build 8:
Design LMFE, start of the top module:
module LMFE ( clk, reset, Din, in_en, busy, out_valid, Dout, mem_cen, mem_wen, mem_addr, mem_d, mem_q);
export LEC_CHECK = 0
export ABC_AREA = 1
export CAP_MARGIN = 20
export CELL_PAD_IN_SITES_DETAIL_PLACEMENT = 2
export CELL_PAD_IN_SITES_GLOBAL_PLACEMENT = 0
export CORE_MARGIN = 7
export CORE_UTILIZATION = 40
export GPL_ROUTABILITY_DRIVEN = 0
export HOLD_SLACK_MARGIN = 0.23
export MAX_ROUTING_LAYER = met4
export MIN_ROUTING_LAYER = met1
export PLACE_DENSITY_LB_ADDON = 0.15
export SLEW_MARGIN = 20
create_clock -name core_clock -period 2.64 [get_ports {clk}]
run.sh (not shown) runs the stock make flow with config.mk's settings and CLKGATE_MAP_FILE=.
For build 8, the flow was terminated by a tool error in global routing and produced no final design.
Changes in build 62 relative to build 8:
--- a/flow/config.mk
+++ b/flow/config.mk
@@ -10,5 +10,5 @@
 export CELL_PAD_IN_SITES_DETAIL_PLACEMENT = 2
 export CELL_PAD_IN_SITES_GLOBAL_PLACEMENT = 0
-export CORE_MARGIN = 7
+export CORE_MARGIN = 9
 export CORE_UTILIZATION = 40
 export GPL_ROUTABILITY_DRIVEN = 0
@@ -16,4 +16,5 @@
 export MAX_ROUTING_LAYER = met4
 export MIN_ROUTING_LAYER = met1
-export PLACE_DENSITY_LB_ADDON = 0.15
+export PLACE_DENSITY_LB_ADDON = 0.12
+export SETUP_SLACK_MARGIN = 0.63
 export SLEW_MARGIN = 20
## What came out
Re count of boundary I/O pins: no difference whatsoever between build 8 and build 62.
The flow ended early for build 62: it failed with a tool error in clock tree synthesis.
Compared with build 8, in build 62 width of the die moved up; placement-stage cell area went up by 0.35%; chip area went up by about 2.5%; post-place setup slack has increased; area share of and/or/nand/nor cells after synthesis held steady.
Looking at vertical extent of the die, build 62 sits above build 8.
Between build 62 and build 8, the count of port buffers added during placement does not differ in any meaningful way.
Comparing build 8 and build 62, count of placed standard cells including taps is lower on build 8.
As far as yosys cell count goes, build 62 and build 8 are indistinguishable; the numbers are identical.
Changes in build 67 relative to build 62:
--- a/flow/config.mk
+++ b/flow/config.mk
@@ -7,9 +7,9 @@
 export LEC_CHECK = 0
 export ABC_AREA = 1
-export CAP_MARGIN = 20
-export CELL_PAD_IN_SITES_DETAIL_PLACEMENT = 2
+export CAP_MARGIN = 25
+export CELL_PAD_IN_SITES_DETAIL_PLACEMENT = 1
 export CELL_PAD_IN_SITES_GLOBAL_PLACEMENT = 0
 export CORE_MARGIN = 9
-export CORE_UTILIZATION = 40
+export CORE_UTILIZATION = 42
 export GPL_ROUTABILITY_DRIVEN = 0
 export HOLD_SLACK_MARGIN = 0.23
Stage in which a tool error killed build 67: global routing.
On number of cells after detailed placement: build 67 sits below build 62.
On area of the placeable core, the lower figure sits with build 67, not build 62.
Diff build 67..build 62 | synthesized cell count | unchanged
Taking build 62 as the reference, in build 67 synthesized-area fraction occupied by and/or/nand/nor cells closely matched the old numbers; complex-gate fraction of the synthesized area about even; post-placement setup slack rose by 0.26 ns; post-place instance area moved down.
Diff build 62 -> build 67: row count moved down, die area went down.
Relative to build 67, the following input files were edited for build 44:
==> flow/config.mk <==
export PLATFORM = sky130hd
export DESIGN_NAME = LMFE
export DESIGN_NICKNAME = LMFE
export VERILOG_FILES = /design/flow/design.v
export SDC_FILE = /design/flow/constraint.sdc
export NUM_CORES = 4
export LEC_CHECK = 0
export CAP_MARGIN = 20
export CORE_MARGIN = 2
export CORE_UTILIZATION = 36
export SLEW_MARGIN = 20
==> flow/constraint.sdc <==
create_clock -name core_clock -period 8.77 [get_ports {clk}]
set_input_delay 1.7540 -clock core_clock [delete_from_list [all_inputs] [get_ports {clk}]]
set_output_delay 1.7540 -clock core_clock [all_outputs]
set_load 0.01 [all_outputs]
==> comparison <==
- Summary of build 44 and build 67: one run falls short of a clean finish, namely build 67.
- Stage in which a tool error killed build 67: global routing.
- What build 67 reported for core area has to be multiplied by 1.19 to get the figure for build 44.
- Comparing the two runs side by side, build 44 comes out behind build 67 on area after synthesis.
- [build 44 vs build 67] post-CTS setup buffer count: lower in build 44
- Die area | build 44 > build 67


Starting RTL as in the previous note.
// LMFE
module LMFE ( clk, reset, Din, in_en, busy, out_valid, Dout, mem_cen, mem_wen, mem_addr, mem_d, mem_q);
clock: 2.85 ns
lec_check: 0
cap_margin: 0
cell_pad_in_sites_detail_placement: 0
cell_pad_in_sites_global_placement: 2
core_aspect_ratio: 1.06
core_margin: 2
core_utilization: 20
cts_cluster_diameter: 77
cts_cluster_size: 69
gpl_routability_driven: 0
gpl_timing_driven: 0
max_routing_layer: met4
min_routing_layer: met1
place_density_lb_addon: 0.28
slew_margin: 40
The starting point finished but fails on setup timing.
==> next run, changes <==
Settings changed: CELL_PAD_IN_SITES_DETAIL_PLACEMENT 0 to 1.
The changed run finished but failed the layout checks on setup timing. Critical path depth increases by 1. Global-route usage grows by 0.11 points. Flip-flop count stays the same. Fmax rose by 1.1%. Count of clock-buffer cells in the layout goes up by 5. Design area fell by about 6%. Via count is lower by 0.87%. Routed wire length hardly moves. Worst hold slack gets better by 0.014 ns.


try-cedar:
Starting RTL as in the previous note.
==> flow/config.mk <==
export PLATFORM = sky130hd
export DESIGN_NAME = LMFE
export DESIGN_NICKNAME = LMFE
export VERILOG_FILES = /design/flow/design.v
export SDC_FILE = /design/flow/constraint.sdc
export NUM_CORES = 4
export LEC_CHECK = 0
export CAP_MARGIN = 0
export CELL_PAD_IN_SITES_DETAIL_PLACEMENT = 1
export CELL_PAD_IN_SITES_GLOBAL_PLACEMENT = 2
export CORE_ASPECT_RATIO = 1.06
export CORE_MARGIN = 2
export CORE_UTILIZATION = 20
export CTS_CLUSTER_DIAMETER = 77
export CTS_CLUSTER_SIZE = 30
export GPL_ROUTABILITY_DRIVEN = 0
export GPL_TIMING_DRIVEN = 0
export MAX_ROUTING_LAYER = met4
export MIN_ROUTING_LAYER = met2
export PLACE_DENSITY_LB_ADDON = 0.28
export SLEW_MARGIN = 40
==> flow/constraint.sdc <==
create_clock -name core_clock -period 2.85 [get_ports {clk}]
set_input_delay 0.5700 -clock core_clock [delete_from_list [all_inputs] [get_ports {clk}]]
set_output_delay 0.5700 -clock core_clock [all_outputs]
set_load 0.01 [all_outputs]
The layout from try-cedar, despite a flow that completed every stage, fails the layout checks, with the failing checks listed as negative setup slack.
## Diff of input files: try-quartz against try-cedar
Settings: clearing GPL_ROUTABILITY_DRIVEN, which used to be 0; clearing CTS_CLUSTER_DIAMETER, which used to be 77; swapping 30 for 81 in CTS_CLUSTER_SIZE; clearing MAX_ROUTING_LAYER, which used to be met4; putting HOLD_SLACK_MARGIN at -0.06 where nothing was set; swapping 2.85 for 4.57 in the clock period (ns, I/O delays scaled along).
Notes after the runs:
try-quartz went all the way through the flow, and no timing, DRC or antenna check failed.
Compared with try-cedar, try-quartz shows a cell resize tally after clock tree synthesis that is 492 lower.
Worst hold path depth sits lower in try-quartz than in try-cedar.
try-quartz: non-clock buffer count 35% below try-cedar
try-quartz ended up with sky130_fd_sc_hd__o21ai_0 as its cell at the slowest stage of the critical path; try-cedar ended up with sky130_fd_sc_hd__or4_4.
From try-cedar to try-quartz the numbers moved as follows: fmax saw a decrease; area of all placed cells without fillers saw a decrease.
Here is what was changed in the inputs of try-amber compared with try-quartz.
Settings: removing HOLD_SLACK_MARGIN (formerly -0.06); setting CTS_CLUSTER_DIAMETER to 77 for the first time; changing the clock period (ns, I/O delays scaled along) from 4.57 to 2.85.
Results
- Final cell area: try-amber above try-quartz
- Every stage of try-amber finished as expected; the final checks, on the other hand, flagged negative setup slack, which means the layout fails.
- On try-amber: worst setup margin is 640 ps lower than what try-quartz gave.


Starting RTL as in the previous note.
clock: 2.91 ns
lec_check: 0
abc_area: 1
cap_margin: 15
core_margin: 2
core_utilization: 70
cts_cluster_diameter: 93
hold_slack_margin: -0.1
setup_slack_margin: 0.19
slew_margin: 20
The starting point finished but failed the layout checks on negative setup slack.
==> next run, changes <==
ABC_AREA = default   (was 1)
CAP_MARGIN = 20   (was 15)
CTS_CLUSTER_DIAMETER = default   (was 93)
HOLD_SLACK_MARGIN = default   (was -0.1)
SETUP_SLACK_MARGIN = default   (was 0.19)
clock period = 3.5 ns   (was 2.91 ns; I/O delays follow)
Result: With this change the flow produced a clean layout. Clock-buffer cell count decreases by 5. Global-route usage goes down by 4.4 points. Setup slack improves by 520 ps. Cell count is lower by 17%. Routed wire length drops by 28%. Sequential cell count is unchanged. Clock skew came out lower by 15 ps.


== run A ==
Starting RTL as in the previous note.
export LEC_CHECK = 0
export CAP_MARGIN = 10
export CELL_PAD_IN_SITES_GLOBAL_PLACEMENT = 1
export CORE_ASPECT_RATIO = 1.06
export CORE_MARGIN = 2
export CORE_UTILIZATION = 60
export CTS_CLUSTER_SIZE = 81
export GPL_TIMING_DRIVEN = 1
export HOLD_SLACK_MARGIN = -0.06
export MIN_ROUTING_LAYER = met1
export PLACE_DENSITY = 0.62
export SLEW_MARGIN = 20
create_clock -name core_clock -period 3.54 [get_ports {clk}]
Run A went all the way through the flow, and no timing, DRC or antenna check failed.
Input-level comparison between run B and run A:
- putting SETUP_SLACK_MARGIN at -0.13 where nothing was set
- swapping 60 for 70 in CORE_UTILIZATION
- putting ABC_AREA at 1 where nothing was set
- swapping 1 for 0 in CELL_PAD_IN_SITES_GLOBAL_PLACEMENT
- swapping 3.54 for 2.35 in the clock period (ns, I/O delays scaled along)
Notes after the runs:
- Run B failed in global routing (5_1_grt) with GRT-0116.
- Number of gates given a new drive strength after cts: run B and run A compared, higher one is run B
- Comparing share of synthesized area occupied by flip-flops and latches for run B and run A, the smaller number came from run A.
- Half-perimeter wire length after placement on run B is up relative to run A.
Inputs modified between run B and run C:
- SETUP_SLACK_MARGIN changed from -0.13 to 0.57
- ABC_AREA removed (was 1)
- the clock period (ns, I/O delays scaled along) changed from 2.35 to 3.47
Notes after the runs:
The final layout from run C, which completed every stage, passed the timing, DRC and antenna checks at the end of the flow.
Post-place instance area went down by a little under 10% going from run B to run C.
Looking at area after synthesis across run C and run B, the one that comes out higher is run C.
Placed cell count sits lower in run C than in run B.
Looking at fraction of synthesized cell area in xor and xnor cells across run C and run B, the one that comes out lower is run B.
Run C vs run B: number of distinct library cells after synthesis up by more than a quarter
Compare run C and run B | area fraction in compound gates after synthesis lower: run C
Run C ended with less number of cell instances after yosys synthesis than run B.
HPWL after detailed placement sits lower in run C than in run B.
On post-synthesis adder-cell area fraction, run C and run B are basically level.
Pre-CTS setup slack delta (run C − run B): favourable
--- input diff run C..run D ---
- a deleted SETUP_SLACK_MARGIN that had been 0.57
- an added ABC_AREA of 1
- a deleted PLACE_DENSITY that had been 0.62
- a deleted HOLD_SLACK_MARGIN that had been -0.06
- a change of CORE_UTILIZATION from 70 to 66
- an added PLACE_DENSITY_LB_ADDON of 0.06
- a change of the clock period (ns, I/O delays scaled along) from 3.47 to 2.1
## What came out
As the logs show, run D stopped at clock tree synthesis (4_1_cts) after a tool error, so it never reached the end of the flow. Run C: no failed stages, no open violations at the end. Compared with run C, run D shows a number of placement rows that is 3 higher. What run C reported for cell count in the Yosys report has to be multiplied by 1.18 to get the figure for run D. Compared with run C, in run D die area increased by 2800 sq um relative to the old numbers; fraction of synthesized cell area in xor and xnor cells decreased 0.27 points; synthesized net count moved up.
For run E, these inputs were changed with respect to run D:
- PLACE_DENSITY_LB_ADDON no longer set, was 0.06
- HOLD_SLACK_MARGIN now 0.29, previously not set
- PLACE_DENSITY now 0.65, previously not set
- SETUP_SLACK_MARGIN now 0.57, previously not set
- CORE_UTILIZATION now 70, was 66
- the clock period (ns, I/O delays scaled along) now 3.47, was 2.1
Notes after the runs:
- Run E completed; timing, DRC and antenna clean
- Run E against run D: half-perimeter wire length after detailed placement now sits lower; post-place instance area now sits lower.
- Die area (higher): run D


Setup of run 1:
Starting RTL as in the previous note.
export LEC_CHECK = 0
export ABC_AREA = 1
export CAP_MARGIN = 20
export CELL_PAD_IN_SITES_DETAIL_PLACEMENT = 2
export CELL_PAD_IN_SITES_GLOBAL_PLACEMENT = 3
export CORE_MARGIN = 7
export CORE_UTILIZATION = 40
export GPL_ROUTABILITY_DRIVEN = 0
export HOLD_SLACK_MARGIN = 0.23
export MAX_ROUTING_LAYER = met4
export MIN_ROUTING_LAYER = met2
export PLACE_DENSITY_LB_ADDON = 0.15
export SLEW_MARGIN = 20
create_clock -name core_clock -period 6.0 [get_ports {clk}]
> inputs changed (run 1 -> run 2)
- clearing ABC_AREA, which used to be 1
- swapping 7 for 2 in CORE_MARGIN
- clearing CELL_PAD_IN_SITES_DETAIL_PLACEMENT, which used to be 2
- The wire length of the first global-routing pass in run 2 sits about 20% below the value recorded for run 1.
- Re number of diodes added for antenna fixing: run 2 is 3 up on run 1.
- Changes observed in run 2 relative to run 1: number of buffers inserted by post-CTS setup repair about even; count of cells along the worst register-to-register path rose 1.
- Diff run 1 -> run 2: total wirelength of the detailed-routed design now smaller; total vias in the final route now smaller; number of nets produced by synthesis now smaller; multi-input logic portion of the cell area now larger.
- As of run 2, fmax had risen by a few percent compared to run 1.
Edits applied to the flow inputs when going from run 2 to run 3:
- HOLD_SLACK_MARGIN: 0.23 -> unset
- PLACE_DENSITY_LB_ADDON: 0.15 -> unset
- CELL_PAD_IN_SITES_GLOBAL_PLACEMENT: 3 -> unset
- CORE_UTILIZATION: 40 -> 65
- GPL_ROUTABILITY_DRIVEN: 0 -> unset
- MAX_ROUTING_LAYER: met4 -> unset
- MIN_ROUTING_LAYER: met2 -> unset
- the clock period (ns, I/O delays scaled along): 6.0 -> 3.25
### Flow results
[compare] base=run 2 new=run 3: clock buffer count went down about 13%; total cell area at the placement stage picked up an extra 970 µm².
Of run 2 and run 3, the run reporting the higher tap cell count was run 2.
Run 3 against run 2; wire length is down by more than 10%.
Between run 3 and run 2, it is run 3 whose final cell count is lower, by 327.
Final cell area excluding filler cells: run 2 and run 3 compared, lower one is run 2
Of run 2 and run 3, run 2 shows the lower final cycle utilization of the critical path, with run 3 above it.
[diff] post-route worst hold slack, run 3 relative to run 2: regression


== build 11 ==
Starting RTL as in the previous note.
==> flow/config.mk <==
export PLATFORM = sky130hd
export DESIGN_NAME = LMFE
export DESIGN_NICKNAME = LMFE
export VERILOG_FILES = /design/flow/design.v
export SDC_FILE = /design/flow/constraint.sdc
export NUM_CORES = 4
export LEC_CHECK = 0
export ABC_AREA = 1
export CAP_MARGIN = 10
export CELL_PAD_IN_SITES_GLOBAL_PLACEMENT = 0
export CORE_ASPECT_RATIO = 1.06
export CORE_MARGIN = 2
export CORE_UTILIZATION = 64
export CTS_CLUSTER_SIZE = 71
export GPL_TIMING_DRIVEN = 1
export MIN_ROUTING_LAYER = met1
export PLACE_DENSITY_LB_ADDON = 0.06
export SETUP_SLACK_MARGIN = 0.01
export SLEW_MARGIN = 20
export TNS_END_PERCENT = 85
==> flow/constraint.sdc <==
create_clock -name core_clock -period 2.03 [get_ports {clk}]
set_input_delay 0.4060 -clock core_clock [delete_from_list [all_inputs] [get_ports {clk}]]
set_output_delay 0.4060 -clock core_clock [all_outputs]
set_load 0.01 [all_outputs]
Tool error DPL-0038 stopped build 11 during 5_1_grt; no final results.
Input changes introduced in build 64 (baseline for comparison: build 11):
--- a/flow/config.mk
+++ b/flow/config.mk
@@ -12,9 +12,8 @@
 export CORE_MARGIN = 2
-export CORE_UTILIZATION = 64
-export CTS_CLUSTER_SIZE = 71
+export CORE_UTILIZATION = 70
+export CTS_CLUSTER_SIZE = 81
 export GPL_TIMING_DRIVEN = 1
+export HOLD_SLACK_MARGIN = -0.06
 export MIN_ROUTING_LAYER = met1
-export PLACE_DENSITY_LB_ADDON = 0.06
-export SETUP_SLACK_MARGIN = 0.01
+export SETUP_SLACK_MARGIN = -0.13
 export SLEW_MARGIN = 20
-export TNS_END_PERCENT = 85
==> flow/constraint.sdc <==
create_clock -name core_clock -period 2.41 [get_ports {clk}]
set_input_delay 0.4820 -clock core_clock [delete_from_list [all_inputs] [get_ports {clk}]]
set_output_delay 0.4820 -clock core_clock [all_outputs]
set_load 0.01 [all_outputs]
[summary]
Build 64 did not finish; the tool stopped in 5_1_grt with error GRT-0232.
Taking build 11 as the reference, in build 64 count of different cell masters after synthesis comparable; routability congestion estimate from global placement now larger; cell area after technology mapping comparable.
As far as synthesized area per cell goes, build 11 and build 64 are indistinguishable; the numbers are identical.
Compared build 64 against build 11; number of nets produced by synthesis within noise.
Initial cell density of the core in build 64 vs build 11: up 6.2 points
Build 64 against build 11: die area decreased by 0.0051 mm^2 relative to the old numbers, die span in y has decreased.
Total of cells resized after clock tree synthesis (build 64 over build 11): decrease, 241
Edits applied to the flow inputs when going from build 64 to build 89:
==> flow/config.mk <==
export PLATFORM = sky130hd
export DESIGN_NAME = LMFE
export DESIGN_NICKNAME = LMFE
export VERILOG_FILES = /design/flow/design.v
export SDC_FILE = /design/flow/constraint.sdc
export NUM_CORES = 4
export LEC_CHECK = 0
export CAP_MARGIN = 15
export CORE_MARGIN = 2
export CORE_UTILIZATION = 70
export CTS_CLUSTER_DIAMETER = 93
export SLEW_MARGIN = 20
==> flow/constraint.sdc <==
create_clock -name core_clock -period 2.91 [get_ports {clk}]
set_input_delay 0.5820 -clock core_clock [delete_from_list [all_inputs] [get_ports {clk}]]
set_output_delay 0.5820 -clock core_clock [all_outputs]
set_load 0.01 [all_outputs]
Results
Relative to build 64, the core region area measured on build 89 has increased slightly. Min instance area at placement across build 64 and build 89: build 89. Going from build 64 to build 89, number of rows in the core area shrinks by about 2.3%. Compared to build 64, build 89 has die size 0.93% higher. On initial core utilization, build 89 tracks build 64 almost exactly. Nothing crashed in build 89 and all stages finished; the problem is that the final layout failed, the offending checks being setup timing. Between build 64 and build 89, the area fraction in and, or, nand and nor cells figures differ only marginally. Post-synth area from yosys stat | build 89 above build 64. Delta (build 89 minus build 64): summed instance area of the synthesized netlist went up about 1%, share of synthesized area occupied by flip-flops and latches went down 0.31 points, number of unique standard cell types used by synthesis went up 17, placer's final routability congestion estimate went down 0.035.
What build 46 does differently from build 89 at the input level:
--- a/flow/config.mk
+++ b/flow/config.mk
@@ -7,6 +7,5 @@
 export LEC_CHECK = 0
-export CAP_MARGIN = 15
+export CAP_MARGIN = 20
 export CORE_MARGIN = 2
-export CORE_UTILIZATION = 70
-export CTS_CLUSTER_DIAMETER = 93
+export CORE_UTILIZATION = 40
 export SLEW_MARGIN = 20
==> flow/constraint.sdc <==
create_clock -name core_clock -period 4.21 [get_ports {clk}]
set_input_delay 0.8420 -clock core_clock [delete_from_list [all_inputs] [get_ports {clk}]]
set_output_delay 0.8420 -clock core_clock [all_outputs]
set_load 0.01 [all_outputs]
## What came out
- The final layout from build 46, which completed every stage, passed the timing, DRC and antenna checks at the end of the flow.
- Against build 89, build 46 reports a fraction of met1 tracks used by global routing that is lower.
- Total wirelength of the detailed-routed design down 13% in build 46 wrt build 89
- Build 46: fmax is about 14% lower than what build 89 reported.
- Build 46 vs. build 89: portion of the clock cycle consumed by the worst path in the final layout shrank by 21 points; total number of cells along the worst setup path shrank by 5; clock-buffer cell count grew by 8.
- Build 46 ended up with a lower cell resize tally after clock tree synthesis than build 89 did.
- Number of tap instances, build 89 and build 46: larger value in build 46
- In the metrics for build 89 and build 46, the one carrying the higher number of placed instances, taps included is build 46.
Inputs modified between build 46 and build 83:
--- a/flow/config.mk
+++ b/flow/config.mk
@@ -9,3 +9,3 @@
 export CORE_MARGIN = 2
-export CORE_UTILIZATION = 40
+export CORE_UTILIZATION = 16
 export SLEW_MARGIN = 20
==> comparison <==
Across both runs, final cell count was higher for build 83 than for build 46.
Build 83 has multi-input gate share of total cell area below what build 46 had.
Post-route minimum period in build 83 is 140 ps higher than in build 46
Detailed-router iteration count before antenna repair was higher in the run labelled build 83.
